## rev 12
// OQ1_Stopwatch
module OQ1_Stopwatch(AN, Seg, Dot, CLK, Start, RESET);  
	output [3:0] AN;
	output [6:0] Seg;
	output Dot;
	input CLK, Start, RESET;
	parameter R = 2'b00;
    parameter W = 2'b01;
    parameter C = 2'b10;	
	reg  [11:0] divider_ds;
	reg  [5:0]  divider_ms;
	reg  [6:0]  Seg_Temp;
	reg  [3:0]  D3,D2,D1,D0,D_Temp,AN_Temp;
	reg  [1:0]  state,n_state;
	reg         dp;
	wire        RTC_ds,RTC_ms;
	always @(posedge CLK or posedge RESET) begin
	  if(RESET) divider_ms <= 0;
	  else if(divider_ms==32) divider_ms <= 0;
      else divider_ms <= divider_ms + 1;
    end
    assign RTC_ms = ((divider_ms == 32)?1'b1:1'b0);
	always @(posedge CLK or posedge RESET) begin
      if(RESET) divider_ds <= 0;
      else if(divider_ds==3276) divider_ds <= 0;
      else if(state==C) divider_ds <= divider_ds + 1;
    end
    assign RTC_ds = ((divider_ds == 3276)?1'b1:1'b0);
	always@(posedge CLK or posedge RESET) begin
      if(RESET) begin
  ...
clock: 5.34 ns
lec_check: 0
abc_area: 1
cap_margin: 20
core_aspect_ratio: 1.45
core_margin: 2
core_utilization: 72
cts_cluster_diameter: 396
cts_cluster_size: 94
place_density: 0.78
slew_margin: 20
run.sh (not shown) runs the stock make flow with config.mk's settings and CLKGATE_MAP_FILE=.
Rev 12 finished end to end and its layout was clean on timing, DRC and antenna.
Edits applied to the flow inputs when going from rev 12 to rev 13:
# rev 12
export LEC_CHECK = 0
export ABC_AREA = 1
export CAP_MARGIN = 20
export CORE_ASPECT_RATIO = 1.45
export CORE_MARGIN = 2
export CORE_UTILIZATION = 72
export CTS_CLUSTER_DIAMETER = 396
export CTS_CLUSTER_SIZE = 94
export PLACE_DENSITY = 0.78
export SLEW_MARGIN = 20
create_clock -name core_clock -period 5.34 [get_ports {CLK}]
# rev 13
export LEC_CHECK = 0
export CAP_MARGIN = 20
export CORE_MARGIN = 2
export CORE_UTILIZATION = 40
export SLEW_MARGIN = 20
create_clock -name core_clock -period 10.0 [get_ports {CLK}]
Results
Relative to rev 12, sequential share of cell area has gone up in rev 13.
In rev 13 relative to rev 12, number of filler instances in the final layout had gone up by more than 100%.
Post-route clock period utilization (higher): rev 12
Delta(static leakage, rev 13 - rev 12) < 0
Per the comparison of rev 13 with rev 12, number of pins with negative max-slew slack in the final report barely changed, final area dropped 170 µm², sum of routed wire length over all layers dropped 21%.


## run 1
Starting RTL as in the previous note.
clock: 2.28 ns
lec_check: 0
abc_area: 0
cap_margin: 20
core_aspect_ratio: 1.1
core_margin: 2
core_utilization: 69
cts_cluster_size: 21
gpl_timing_driven: 1
max_routing_layer: met4
min_routing_layer: met1
place_density_lb_addon: 0.03
setup_slack_margin: 0.56
slew_margin: 20
tns_end_percent: 70
diff inputs: run 1 => run 2
==> flow/config.mk <==
export PLATFORM = sky130hd
export DESIGN_NAME = OQ1_Stopwatch
export DESIGN_NICKNAME = OQ1_Stopwatch
export VERILOG_FILES = /design/flow/design.v
export SDC_FILE = /design/flow/constraint.sdc
export NUM_CORES = 4
export LEC_CHECK = 0
export CAP_MARGIN = 20
export CORE_MARGIN = 2
export CORE_UTILIZATION = 40
export MAX_ROUTING_LAYER = met4
export PLACE_DENSITY_LB_ADDON = 0.16
export SLEW_MARGIN = 20
export TNS_END_PERCENT = 5
==> flow/constraint.sdc <==
create_clock -name core_clock -period 10.0 [get_ports {CLK}]
set_input_delay 2.0000 -clock core_clock [delete_from_list [all_inputs] [get_ports {CLK}]]
set_output_delay 2.0000 -clock core_clock [all_outputs]
set_load 0.01 [all_outputs]
==> comparison <==
Run 1 → run 2: critical path depth now sits higher; summed standard-cell area reported by yosys now sits at about the same level; ratio of routed vias to standard cells now sits lower. Non-clock buffer count, run 2 and run 1: larger value in run 1. First-iteration DRC count of run 2 falls short of that of run 1 by more than half. Cmp run 2 and run 1 / layout overhead on the synthesized area / higher: run 1. [run 2] via count of the routed design fell about 11% relative to run 1. Compared to run 1, the routing of run 2 uses less wire. Lower sequential share of power among run 2 and run 1: run 1.
Edits applied to the flow inputs when going from run 2 to run 3:
--- a/flow/config.mk
+++ b/flow/config.mk
@@ -8,7 +8,6 @@
 export CAP_MARGIN = 20
+export CORE_ASPECT_RATIO = 0.5
 export CORE_MARGIN = 2
-export CORE_UTILIZATION = 40
-export MAX_ROUTING_LAYER = met4
-export PLACE_DENSITY_LB_ADDON = 0.16
+export CORE_UTILIZATION = 70
+export SETUP_SLACK_MARGIN = 2.38
 export SLEW_MARGIN = 20
-export TNS_END_PERCENT = 5
Looking only at area growth from synthesis to final layout, and setting everything else aside, the lower value of run 2 and run 3 goes to run 3.
Run 3 against run 2: via density per instance now larger, cell count of the worst reg-to-reg path decreased 1.
Sort run 2 and run 3 by total power, ascending, and run 2 comes first.
Between run 3 and run 2, it is run 3 whose part of the power in the clock network is higher, by 1.4 points.
Run 2 has higher fraction of cell area in non-clock buffers than run 3.
The following lists how run 4 was set up differently from run 3:
--- a/flow/config.mk
+++ b/flow/config.mk
@@ -7,7 +7,15 @@
 export LEC_CHECK = 0
+export ABC_AREA = 0
 export CAP_MARGIN = 20
-export CORE_ASPECT_RATIO = 0.5
+export CELL_PAD_IN_SITES_GLOBAL_PLACEMENT = 2
+export CORE_ASPECT_RATIO = 1.07
 export CORE_MARGIN = 2
-export CORE_UTILIZATION = 70
-export SETUP_SLACK_MARGIN = 2.38
+export CORE_UTILIZATION = 15
+export CTS_CLUSTER_DIAMETER = 284
+export GPL_ROUTABILITY_DRIVEN = 1
+export GPL_TIMING_DRIVEN = 1
+export MAX_ROUTING_LAYER = met5
+export MIN_ROUTING_LAYER = met2
+export PLACE_DENSITY_LB_ADDON = 0.03
 export SLEW_MARGIN = 20
+export TNS_END_PERCENT = 5
==> results <==
- Run 4 has worst hold slack below what run 3 had.
- Sequential cell count: run 4 vs run 3 identical
- Run 3 → run 4: fraction of area in non-clock buffers went down; sink count of the clock tree did not really move.
- From run 3 to run 4 the numbers moved as follows: total detailed-routing wirelength now larger, non-clock buffer count has increased.
- Run 3 and run 4 ended up with nearly the same CTS clock-pin slew for the worst setup and hold paths.
- Between run 3 and run 4, data arrival time at the worst-slack endpoint is higher for run 4, run 3 comes in under that.
- Via count of the first global-routing pass of run 4 exceeds that of run 3 by more than half.


OQ1_Stopwatch again, from the RTL that the note above started with.
Settings: LEC_CHECK=0, ABC_AREA=1, CAP_MARGIN=0, CORE_ASPECT_RATIO=1.41, CORE_MARGIN=2, CORE_UTILIZATION=72, CTS_CLUSTER_DIAMETER=95, CTS_CLUSTER_SIZE=10, PLACE_DENSITY_LB_ADDON=0.0, SETUP_SLACK_MARGIN=0.64, SLEW_MARGIN=20; clock period 2.2 ns.
Next try:
Settings changed: CAP_MARGIN 0 to 20, CORE_ASPECT_RATIO 1.41 to unset, CTS_CLUSTER_DIAMETER 95 to 109, CTS_CLUSTER_SIZE 10 to unset, SETUP_SLACK_MARGIN 0.64 to 0.51, TNS_END_PERCENT set to 5.
Clock period 2.2 ns to 2.21 ns, I/O delays scaled along.
What happened: Clock skew came out lower by 0.0035 ns. Routed wire length shrinks by 6.6%. Non-clock buffer count goes down by 11. Power shrinks by 1.9%. Die size hardly moves. Via count shrinks by 0.77%. Setup slack gains 0.015 ns.
Next try:
Settings changed: ABC_AREA 1 to unset, CORE_UTILIZATION 72 to 54, CTS_CLUSTER_DIAMETER 109 to unset, PLACE_DENSITY_LB_ADDON 0.0 to unset, SETUP_SLACK_MARGIN 0.51 to unset, TNS_END_PERCENT 5 to unset.
Clock period 2.21 ns to 3.94 ns, I/O delays scaled along.
Outcome:
- The changed run ran to the end with no violations
- sequential power decreases by 43%
- total power decreases by 45%
- routed wire length decreases by 27%
- sequential cell count is unchanged
Next try:
Settings changed: CORE_UTILIZATION 54 to 66, SETUP_SLACK_MARGIN set to 1.78.
Clock period 3.94 ns to 6.19 ns, I/O delays scaled along.
The changed run finished clean.
Setup slack improves by 1.8 ns.
Power drops by a quarter to a third.
Clock power goes down by about a fifth.
Utilization climbs by 16 points.
Die area is lower by about a fifth.
Final area grows slightly.
Final cell count falls slightly.
Global-route usage rises by 5.9 points.
Register-to-register slack improves by 2.0 ns.
Wire length is higher by a few percent.
Sequential share of layout area is lower by 0.14 points.


OQ1_Stopwatch again, from the RTL that the note above started with.
// OQ1_Stopwatch
module OQ1_Stopwatch(AN, Seg, Dot, CLK, Start, RESET);  
	output [3:0] AN;
	output [6:0] Seg;
	output Dot;
	input CLK, Start, RESET;
	parameter R = 2'b00;
    parameter W = 2'b01;
    parameter C = 2'b10;	
	reg  [11:0] divider_ds;
	reg  [5:0]  divider_ms;
	reg  [6:0]  Seg_Temp;
	reg  [3:0]  D3,D2,D1,D0,D_Temp,AN_Temp;
	reg  [1:0]  state,n_state;
	reg         dp;
	wire        RTC_ds,RTC_ms;
	always @(posedge CLK or posedge RESET) begin
	  if(RESET) divider_ms <= 0;
	  else if(divider_ms==32) divider_ms <= 0;
      else divider_ms <= divider_ms + 1;
    end
    assign RTC_ms = ((divider_ms == 32)?1'b1:1'b0);
	always @(posedge CLK or posedge RESET) begin
      if(RESET) divider_ds <= 0;
      else if(divider_ds==3276) divider_ds <= 0;
      else if(state==C) divider_ds <= divider_ds + 1;
    end
    assign RTC_ds = ((divider_ds == 3276)?1'b1:1'b0);
	always@(posedge CLK or posedge RESET) begin
      if(RESET) begin
        state <= R;
        D3 <= 0;
        D2 <= 0;
        D1 <= 0;
        D0 <= 0;
      end else begin
        state <= n_state;
        if(RTC_ds) begin
          if(D0 == 9) begin
            D0 <= 0;
            if(D1 == 9) begin
              D1 <= 0;
              if(D2 == 9) begin
                D2 <= 0;
                if(D3 == 9) begin
                  D3 <= 0;                  
                end else begin
                  D3 <= D3 + 1;
                end                    
              end else begin
                D2 <= D2 + 1;
              end      
            end else begin
              D1 <= D1 + 1;
            end
          end else begin
            D0 <= D0 + 1;
          end
        end      
      end
    end
    always@(*) begin
      case (state)
        R : if(RESET) n_state = R;
            else if(Start && !RESET) n_state = C;
            else n_state = W;
        W : if(RESET) n_state = R;
            else if(Start && !RESET) n_state = C;
            else n_state = W;
        C : if(RESET) n_state = R;
            else n_state = C;        
        default : n_state = R;
      endcase
    end
    always@(posedge CLK or posedge RESET) begin
      if(RESET) begin
        D_Temp  <= 4'b0000;
        AN_Temp <= 4'b1110;
        dp      <= 1'b0;
      end else if(RTC_ms) begin
      case(AN_Temp)
        4'b0111 : begin
                    D_Temp <= D0;
  ...
Settings: LEC_CHECK=0, ABC_AREA=0, CAP_MARGIN=20, CORE_ASPECT_RATIO=1.57, CORE_MARGIN=2, CORE_UTILIZATION=70, CTS_CLUSTER_SIZE=21, GPL_TIMING_DRIVEN=1, MAX_ROUTING_LAYER=met4, MIN_ROUTING_LAYER=met1, PLACE_DENSITY_LB_ADDON=0.11, SETUP_SLACK_MARGIN=0.64, SLEW_MARGIN=20, TNS_END_PERCENT=80; clock period 2.45 ns.
==> next run, changes <==
ABC_AREA = default   (was 0)
CORE_UTILIZATION = 63   (was 70)
CTS_CLUSTER_DIAMETER = 399   (was default)
GPL_TIMING_DRIVEN = 0   (was 1)
PLACE_DENSITY = 0.35   (was default)
PLACE_DENSITY_LB_ADDON = default   (was 0.11)
SETUP_SLACK_MARGIN = 1.44   (was 0.64)
TNS_END_PERCENT = 20   (was 80)
clock period = 4.95 ns   (was 2.45 ns; I/O delays follow)
Outcome:
- The changed run went through all stages and came out clean
- global-route usage drops by 6.0 points
- die size goes up by roughly a tenth
- area after synthesis does not change
==> next run, changes <==
CORE_ASPECT_RATIO = 0.87   (was 1.57)
CORE_UTILIZATION = 72   (was 63)
CTS_CLUSTER_DIAMETER = default   (was 399)
GPL_TIMING_DRIVEN = 1   (was 0)
PLACE_DENSITY = default   (was 0.35)
PLACE_DENSITY_LB_ADDON = 0.03   (was default)
SETUP_SLACK_MARGIN = default   (was 1.44)
clock period = 2.85 ns   (was 4.95 ns; I/O delays follow)
Result: Area after synthesis does not change. Count of clock-buffer cells in the layout fell by 1. Worst setup slack loses 1.7 ns. Cell area fell by a few percent. Via count fell slightly. Cell count fell by a few percent. Utilization rose by 8.2 points. Power rose by well over a third.
==> next run, changes <==
CORE_ASPECT_RATIO = 1.97   (was 0.87)
CORE_UTILIZATION = 63   (was 72)
CTS_CLUSTER_SIZE = default   (was 21)
GPL_TIMING_DRIVEN = default   (was 1)
MAX_ROUTING_LAYER = default   (was met4)
MIN_ROUTING_LAYER = default   (was met1)
PLACE_DENSITY_LB_ADDON = default   (was 0.03)
TNS_END_PERCENT = default   (was 20)
clock period = 10.0 ns   (was 2.85 ns; I/O delays follow)
Cell count came out higher by 1.9%; worst setup slack gains 5.7 ns; utilization came out lower by 9.4 points; design area stays flat; clock skew stays flat; first-iteration DRC count came out lower by 83%; flip-flop count is unchanged; sequential power came out lower by 71%.
==> next run, changes <==
ABC_AREA = 0   (was default)
CELL_PAD_IN_SITES_GLOBAL_PLACEMENT = 2   (was default)
CORE_ASPECT_RATIO = 0.56   (was 1.97)
CORE_UTILIZATION = 40   (was 63)
CTS_CLUSTER_DIAMETER = 284   (was default)
GPL_ROUTABILITY_DRIVEN = 1   (was default)
GPL_TIMING_DRIVEN = 1   (was default)
MAX_ROUTING_LAYER = met4   (was default)
TNS_END_PERCENT = 5   (was default)
Global-route usage goes down by 8.7 points. Hold slack loses 0.0074 ns. Core utilization goes down by 24 points. Area after synthesis is unchanged. Cell count goes up by about 9%. First-iteration DRC count goes up to 4.7 times its value. Design area goes up by 3.6%. Non-clock buffer count stays the same. Critical path depth is unchanged. Routed wire length goes up by about 0.4%.
==> next run, changes <==
ABC_AREA = default   (was 0)
CELL_PAD_IN_SITES_GLOBAL_PLACEMENT = default   (was 2)
CORE_ASPECT_RATIO = default   (was 0.56)
CTS_CLUSTER_DIAMETER = 396   (was 284)
CTS_CLUSTER_SIZE = 100   (was default)
GPL_ROUTABILITY_DRIVEN = default   (was 1)
GPL_TIMING_DRIVEN = default   (was 1)
MAX_ROUTING_LAYER = default   (was met4)
SETUP_SLACK_MARGIN = 2.37   (was default)
TNS_END_PERCENT = default   (was 5)
The changed run ran to the end with no violations.
First-iteration DRC count grows by 3.4%.
Total power shrinks by 13%.
Final cell count shrinks by 0.84%.
Global-route usage shrinks by 2.9 points.


the previous run:
Starting RTL as in the previous note.
Design OQ1_Stopwatch, start of the top module:
module OQ1_Stopwatch(AN, Seg, Dot, CLK, Start, RESET);  
	output [3:0] AN;
	output [6:0] Seg;
	output Dot;
	input CLK, Start, RESET;
	parameter R = 2'b00;
    parameter W = 2'b01;
    parameter C = 2'b10;	
	reg  [11:0] divider_ds;
	reg  [5:0]  divider_ms;
	reg  [6:0]  Seg_Temp;
	reg  [3:0]  D3,D2,D1,D0,D_Temp,AN_Temp;
	reg  [1:0]  state,n_state;
	reg         dp;
	wire        RTC_ds,RTC_ms;
	always @(posedge CLK or posedge RESET) begin
	  if(RESET) divider_ms <= 0;
	  else if(divider_ms==32) divider_ms <= 0;
      else divider_ms <= divider_ms + 1;
    end
    assign RTC_ms = ((divider_ms == 32)?1'b1:1'b0);
	always @(posedge CLK or posedge RESET) begin
      if(RESET) divider_ds <= 0;
      else if(divider_ds==3276) divider_ds <= 0;
      else if(state==C) divider_ds <= divider_ds + 1;
    end
    assign RTC_ds = ((divider_ds == 3276)?1'b1:1'b0);
	always@(posedge CLK or posedge RESET) begin
      if(RESET) begin
        state <= R;
        D3 <= 0;
        D2 <= 0;
        D1 <= 0;
        D0 <= 0;
      end else begin
        state <= n_state;
        if(RTC_ds) begin
          if(D0 == 9) begin
            D0 <= 0;
            if(D1 == 9) begin
              D1 <= 0;
              if(D2 == 9) begin
                D2 <= 0;
                if(D3 == 9) begin
                  D3 <= 0;                  
                end else begin
                  D3 <= D3 + 1;
                end                    
              end else begin
                D2 <= D2 + 1;
              end      
            end else begin
              D1 <= D1 + 1;
            end
          end else begin
            D0 <= D0 + 1;
          end
        end      
      end
    end
    always@(*) begin
      case (state)
        R : if(RESET) n_state = R;
            else if(Start && !RESET) n_state = C;
            else n_state = W;
        W : if(RESET) n_state = R;
            else if(Start && !RESET) n_state = C;
            else n_state = W;
        C : if(RESET) n_state = R;
            else n_state = C;        
        default : n_state = R;
      endcase
    end
  ...
make LEC_CHECK=0 CAP_MARGIN=20 CELL_PAD_IN_SITES_DETAIL_PLACEMENT=0 CELL_PAD_IN_SITES_GLOBAL_PLACEMENT=2 CORE_ASPECT_RATIO=0.74 CORE_MARGIN=3 CORE_UTILIZATION=62 MIN_ROUTING_LAYER=met2 PLACE_DENSITY_LB_ADDON=0.24 SETUP_SLACK_MARGIN=-0.09 SLEW_MARGIN=0 finish   # period 4.52 ns
The previous run: FLW-0024 in global placement without I/O -> run aborted
Modified inputs, the current run compared to the previous run
Settings: removing CELL_PAD_IN_SITES_DETAIL_PLACEMENT (formerly 0); removing CORE_ASPECT_RATIO (formerly 0.74); changing CORE_MARGIN from 3 to 2; removing PLACE_DENSITY_LB_ADDON (formerly 0.24); changing CORE_UTILIZATION from 62 to 40; removing CELL_PAD_IN_SITES_GLOBAL_PLACEMENT (formerly 2); changing SETUP_SLACK_MARGIN from -0.09 to -0.35; removing MIN_ROUTING_LAYER (formerly met2); changing SLEW_MARGIN from 0 to 20; changing the clock period (ns, I/O delays scaled along) from 4.52 to 3.94.
==> results <==
The previous run and the current run: one clean run, the current run; the rest did not finish clean.
The current run against the previous run: chip width moved up, number of synthesized register bits held, cell row count went up 10, initial cell density of the core fell 26 points, post-synthesis cell count from yosys level.
Comparing the previous run against the current run, there is no change at all in fraction of the mapped netlist area in adder cells.
Going from the previous run to the current run, height of the die rose by 37%, die area higher, total core area has increased, multiplexer area fraction after synthesis closely matched the old numbers.
Power and IR drop assume default switching activity.
